## AHB2CAN_top
module AHB2CAN_top
(
	input logic HCLK, HRESETn, HWRITE, HSEL,
	input logic [31:0] HADDR, HWDATA,
	input logic [1:0] HTRANS,
	input logic [2:0] HBURST, HSIZE,
	output logic [31:0] HRDATA,
	output logic HRESP, HREADYOUT,
	input logic rx_data,
	output logic tx_data
);
clock: 7.18 ns
lec_check: 0
abc_area: 1
cap_margin: 20
cell_pad_in_sites_detail_placement: 2
cell_pad_in_sites_global_placement: 0
core_aspect_ratio: 1.3
core_margin: 3
core_utilization: 66
cts_cluster_size: 71
hold_slack_margin: 0.18
max_routing_layer: met4
min_routing_layer: met2
place_density_lb_addon: 0.14
slew_margin: 20
run.sh (not shown) runs the stock make flow with config.mk's settings and CLKGATE_MAP_FILE=.
The baseline died in detailed placement (3_5_place_dp) on DPL-0033.
Edit:
Settings changed: ABC_AREA 1 to not set, CELL_PAD_IN_SITES_DETAIL_PLACEMENT 2 to not set, CELL_PAD_IN_SITES_GLOBAL_PLACEMENT 0 to not set, CORE_ASPECT_RATIO 1.3 to not set, CORE_MARGIN 3 to 2, CORE_UTILIZATION 66 to 40, CTS_CLUSTER_SIZE 71 to not set, HOLD_SLACK_MARGIN 0.18 to not set, MAX_ROUTING_LAYER met4 to not set, MIN_ROUTING_LAYER met2 to not set, PLACE_DENSITY_LB_ADDON 0.14 to not set.
Clock period 7.18 ns to 10.0 ns, I/O delays scaled along.
Result: With this change the flow passed the timing, design-rule and antenna checks. Synthesized area went down by 27%. Synthesized cell count went down by about 60%. Die area went up by 18%.
Edit:
Settings changed: ABC_AREA set to 1, CELL_PAD_IN_SITES_GLOBAL_PLACEMENT set to 3, CORE_MARGIN 2 to 9, CTS_CLUSTER_SIZE set to 31, GPL_TIMING_DRIVEN set to 0, MIN_ROUTING_LAYER set to met1, SLEW_MARGIN 20 to 5, TNS_END_PERCENT set to 50.
Result: The new run failed in global placement without I/O (3_1_place_gp_skip_io), error GPL-0301. Die size is higher by 48%. Area after synthesis came out higher by 37%. Synthesized cell count grows by 140%.
Edit:
Settings changed: ABC_AREA 1 to not set, CELL_PAD_IN_SITES_GLOBAL_PLACEMENT 3 to not set, CORE_MARGIN 9 to 2, CTS_CLUSTER_SIZE 31 to not set, GPL_TIMING_DRIVEN 0 to not set, MIN_ROUTING_LAYER met1 to not set, SETUP_SLACK_MARGIN set to -0.07, SLEW_MARGIN 5 to 20, TNS_END_PERCENT 50 to not set.
Clock period 10.0 ns to 8.89 ns, I/O delays scaled along.
With this change the flow produced a clean layout.
Area after synthesis fell by a quarter to a third.
Die size came out lower by a quarter to a third.
Synthesized cell count decreases by well over a third.

AHB2CAN_top again, from the RTL that the note above started with.
clock: 9.89 ns
lec_check: 0
cap_margin: 20
cell_pad_in_sites_detail_placement: 1
cell_pad_in_sites_global_placement: 1
core_margin: 2
core_utilization: 50
cts_cluster_size: 29
max_routing_layer: met4
place_density_lb_addon: 0.14
slew_margin: 20
Then changed:
CELL_PAD_IN_SITES_DETAIL_PLACEMENT = unset   (was 1)
CELL_PAD_IN_SITES_GLOBAL_PLACEMENT = unset   (was 1)
CORE_UTILIZATION = 40   (was 50)
CTS_CLUSTER_SIZE = unset   (was 29)
MAX_ROUTING_LAYER = unset   (was met4)
PLACE_DENSITY_LB_ADDON = unset   (was 0.14)
clock period = 5.11 ns   (was 9.89 ns; I/O delays follow)
Effect: Total power is higher by about 100%. Wire length is lower by 4.8%. Cell area is higher by 2.0%. Global-route usage is lower by 8.0 points.

== violet ==
AHB2CAN_top again, from the RTL that the note above started with.
clock: 7.18 ns
lec_check: 0
abc_area: 1
cap_margin: 20
cell_pad_in_sites_detail_placement: 2
cell_pad_in_sites_global_placement: 0
core_margin: 3
core_utilization: 50
cts_cluster_size: 71
hold_slack_margin: 0.18
max_routing_layer: met4
min_routing_layer: met2
place_density_lb_addon: 0.14
slew_margin: 20
violet did not finish; the tool stopped in detailed placement (3_5_place_dp) with error DPL-0033.
Input changes introduced in quartz (baseline for comparison: violet):
- ABC_AREA: 1 -> unset
- CELL_PAD_IN_SITES_DETAIL_PLACEMENT: 2 -> unset
- PLACE_DENSITY_LB_ADDON: 0.14 -> unset
- CTS_CLUSTER_SIZE: 71 -> unset
- CORE_MARGIN: 3 -> 9
- MIN_ROUTING_LAYER: met2 -> unset
- HOLD_SLACK_MARGIN: 0.18 -> unset
- CORE_UTILIZATION: 50 -> 48
- SLEW_MARGIN: 20 -> 25
- the clock period (ns, I/O delays scaled along): 7.18 -> 10.0
## What came out
Count of state elements after synthesis across quartz and violet: no real change. Taking violet as the reference, in quartz post-synthesis instance total -58%, effective utilization at floorplan -1.8 points, post-synthesis chip area from yosys -about 27%. Between quartz and violet, synthesized-area fraction occupied by adder cells is higher for quartz, violet comes in under that. Going from violet to quartz, site row count has decreased, height of the die has decreased, area of the core has decreased, count of unique library cells instantiated by Yosys has increased. Post-synthesis share of cell area spent on and-or and or-and gates: quartz > violet. quartz reached the final stage; the timing, design-rule and antenna checks on its layout passed. When quartz is set beside violet, its die area turns out to be 16% smaller.
diff inputs: quartz => raven
- swapping 9 for 2 in CORE_MARGIN
- clearing MAX_ROUTING_LAYER, which used to be met4
- clearing CELL_PAD_IN_SITES_GLOBAL_PLACEMENT, which used to be 0
- swapping 25 for 20 in SLEW_MARGIN
- swapping 48 for 72 in CORE_UTILIZATION
- putting PLACE_DENSITY at 0.39 where nothing was set
- swapping 10.0 for 4.94 in the clock period (ns, I/O delays scaled along)
[summary]
- Global-route usage, quartz and raven: larger value in raven
- The lower core area came out of raven.
- | setup slack of the most critical reg-to-reg path | lower: raven |
- Of the two values seen for cell with the largest stage delay on the worst path, clkdlybuf4s50_1 was produced by quartz and dfxtp_1 by raven.
- Going from quartz to raven, measured slew at the worst slew-check pin went down 0.0098 ns, power consumed by the clock network went up 88%.
- raven ends up with a number of clock buffers in the layout that is about 3% higher than in quartz.
- raven against quartz: final core utilization climbed 26 points; final setup slack of the worst path shrank by 0.91 ns.
- Design area delta (raven − quartz): favourable
--- input diff raven..willow ---
- an added CELL_PAD_IN_SITES_DETAIL_PLACEMENT of 0
- a deleted PLACE_DENSITY that had been 0.39
- an added CTS_CLUSTER_SIZE of 29
- an added PLACE_DENSITY_LB_ADDON of 0.14
- an added CTS_CLUSTER_DIAMETER of 348
- an added MAX_ROUTING_LAYER of met4
- an added CELL_PAD_IN_SITES_GLOBAL_PLACEMENT of 0
--- outcome ---
Summary of willow over raven: power per unit of standard cell area shows a reduction of 18%; first-pass iteration count of the detailed router shows no meaningful change. Worst reg-to-reg setup slack deteriorates in willow relative to raven. willow ended with every stage complete and zero timing, DRC or antenna violations. Area added between synthesis and finish (higher): raven. Met3 wire length in willow vs raven: down 4.9%.
Power figures rest on the tool's default switching activity, not on a simulated workload.
